==> 11-22: inputs <==
==> flow/design.v <==
module div 
	#(
		parameter W=32,
					 CBIT=6		 
	 )
	(
		input wire clk, reset, str_trg,
		input wire [W-1:0] dvsr, dvnd,
		output reg ready, done_trg,
		output wire [W-1:0] quo,rmd
	);
	localparam [1:0]
		idle = 2'b00,
		op = 2'b01,
		last = 2'b10,
		done = 2'b11;
	reg [1:0] state_reg, state_next;
	reg [W-1:0] rh_reg, rh_next, rl_reg, rl_next, rh_tmp, d_reg, d_next;
	reg [CBIT-1:0] n_reg, n_next;
	reg q_bit, start;
	always @ (posedge clk, posedge reset)
		if (reset)
		begin
			state_reg<=idle;
			rh_reg<=0;
			rl_reg<=0;
			d_reg<=0;
			n_reg<=0;
		end
		else
		begin
			state_reg<=state_next;
			rh_reg<=rh_next;
			rl_reg<=rl_next;
			d_reg<=d_next;
			n_reg<=n_next;
		end
		always @*
		begin
			start = str_trg;
			state_next = state_reg;
			ready = 1'b0;
			done_trg = 1'b0;
			rh_next = rh_reg;
			rl_next = rl_reg;
			d_next = d_reg;
			n_next = n_reg;
			case (state_reg)
				idle:
				begin
					ready = 1'b1;
					if (start)
					begin
						rh_next = 0;
						rl_next = dvnd;   
						d_next = dvsr;    
						n_next = W+1;     
						state_next = op;
					end
				end
				op:
				begin
					rl_next  = {rl_reg[W-2:0], q_bit};
					rh_next = {rh_tmp[W-2:0], rl_reg[W-1]};
					n_next = n_reg-1;
					if (n_next==1)
						state_next = last;
				end
				last:  
				begin
					rl_next = {rl_reg[W-2:0], q_bit};
					rh_next = rh_tmp;
					state_next = done;
				end
				done:
				begin
					done_trg = 1'b1;
					state_next = idle;
				end
				default: state_next = idle;
			endcase
		end
		always @*
			if (rh_reg >= d_reg)
			begin
				rh_tmp = rh_reg - d_reg;
				q_bit=1'b1;
			end
			else
			begin
				rh_tmp = rh_reg;
				q_bit = 1'b0;
			end
		assign quo = rl_reg;
		assign rmd = rh_reg;
endmodule
module div_avalon
	#(
		parameter W     = 32,
				  CBIT  = 6		 
	 )
	(
		input wire clk, reset,
		input wire [2:0] div_address,
		input wire div_chipselect,
		input wire div_write,
		input wire [W-1:0] div_writedata,
		output wire [W-1:0] div_readdata,
		output wire div_irq,
		output wire div_rdy
	);
    localparam [2:0]
        SET_DIVIDEND  = 3'h0,
        SET_DIVISOR   = 3'h1,
        START         = 3'h2,
        GET_QUOTIENT  = 3'h3,
        GET_REMAINDER = 3'h4,
        GET_READY     = 3'h5,
        DONE_TRG      = 3'h6;
	wire div_start, div_ready, set_done_trg, clr_done_trg;
	reg [W-1:0] dvnd_reg, dvsr_reg;
	reg done_trg_reg;
	wire [W-1:0] quo, rmd;
	wire wr_en, wr_dvnd, wr_dvsr;
	div #(.W(32), .CBIT(6)) d1
		 ( .clk(clk), .reset(reset), .str_trg(div_start), .dvsr(dvsr_reg), .dvnd(dvnd_reg),   
		   .ready(div_ready), .done_trg(set_done_trg), .quo(quo), .rmd(rmd));         
	always @ (posedge clk, posedge reset)
	begin
		if (reset)
		begin
			dvnd_reg <= 0;
			dvsr_reg <= 0;
			done_trg_reg <= 0;
		end
		else
		begin
			if (wr_dvnd)
				dvnd_reg <= div_writedata;
			if (wr_dvsr)
				dvsr_reg <= div_writedata;
			if (set_done_trg)
				done_trg_reg <= 1'b1;
			else if (clr_done_trg)
				done_trg_reg <= 1'b0;
		end
	end
	assign wr_en = div_write & div_chipselect;
	assign wr_dvnd = (div_address == SET_DIVIDEND) & wr_en;
	assign wr_dvsr = (div_address == SET_DIVISOR) & wr_en;
	assign div_start = (div_address == START) & wr_en;
	assign clr_done_trg = (div_address == DONE_TRG) & wr_en;
	assign div_readdata = (div_address == GET_QUOTIENT) ? quo :
								 (div_address == GET_REMAINDER) ? rmd :
								 (div_address == GET_READY) ? {31'b0, div_ready} : {31'b0, done_trg_reg};
	assign div_rdy = div_ready;
	assign div_irq = done_trg_reg;
endmodule
==> flow/run.sh <==
#!/bin/bash
# the make line also repeats each setting of config.mk as NAME=value (left out here)
make -C /OpenROAD-flow-scripts/flow DESIGN_CONFIG=/design/flow/config.mk WORK_HOME=/design/flow/orfs CLKGATE_MAP_FILE= finish
==> flow/config.mk <==
export PLATFORM = sky130hd
export DESIGN_NAME = div_avalon
export DESIGN_NICKNAME = div_avalon
export VERILOG_FILES = /design/flow/design.v
export SDC_FILE = /design/flow/constraint.sdc
export NUM_CORES = 4
export LEC_CHECK = 0
export ABC_AREA = 1
export CAP_MARGIN = 20
export CORE_MARGIN = 2
export CORE_UTILIZATION = 70
export CTS_CLUSTER_DIAMETER = 214
export CTS_CLUSTER_SIZE = 38
export PLACE_DENSITY = 0.35
export SETUP_SLACK_MARGIN = 0.68
export SLEW_MARGIN = 20
==> flow/constraint.sdc <==
create_clock -name core_clock -period 2.76 [get_ports {clk}]
set_input_delay 0.5520 -clock core_clock [delete_from_list [all_inputs] [get_ports {clk}]]
set_output_delay 0.5520 -clock core_clock [all_outputs]
set_load 0.01 [all_outputs]
==> 03-25 (differences from 11-22) <==
- ABC_AREA: 1 -> not set
- CORE_UTILIZATION: 70 -> 68
- CTS_CLUSTER_DIAMETER: 214 -> not set
- CTS_CLUSTER_SIZE: 38 -> 36
- PLACE_DENSITY: 0.35 -> not set
- SETUP_SLACK_MARGIN: 0.68 -> not set
==> flow/constraint.sdc (replaced) <==
create_clock -name core_clock -period 2.86 [get_ports {clk}]
set_input_delay 0.5720 -clock core_clock [delete_from_list [all_inputs] [get_ports {clk}]]
set_output_delay 0.5720 -clock core_clock [all_outputs]
set_load 0.01 [all_outputs]
==> summary of the runs <==
Against 03-25, the die area of 11-22 is higher by about 7%. 03-25 produced a layout that fails on negative setup slack. 11-22 never finished: it broke off in global routing (5_1_grt) with GRT-0232. In 11-22 the area after synthesis is higher than in 03-25, by about 10%. Of 11-22 and 03-25, 11-22 has the higher synthesized cell count (gap 64%, measured against 03-25).
==> figures <==
metric                                                                       03-25                      11-22
Net count entering floorplan                                                   983                       1566
Unique cell types                                                               65                         40
# rows                                                                          43                         44
Die Y-Extent                                                              121.9 um                   126.1 um
FA/HA/MAJ Cells, Area Fraction                                             0.04713                    0.04271
Most frequent cell after synthesis                        sky130_fd_sc_hd__dfrtp_1   sky130_fd_sc_hd__nand2_1
Area share of xor/xnor cells in the synthesized design                     0.02317                    0.01512
Basic Gates by Area                                                        0.08658                     0.2807
PostCTS Resize Cnt                                                              80                        230
Multiplexer fraction of the synthesized cell area                           0.1668                   0.001080
Placeable core area                                                      13720 um2                  14530 um2
Dominant cell area share                                                    0.4501                     0.4079
Outcome                                                 complete, but fails checks  aborted with a tool error
Failing step                                                                     -   global routing (5_1_grt)
Layout check failures                                         negative setup slack                          -
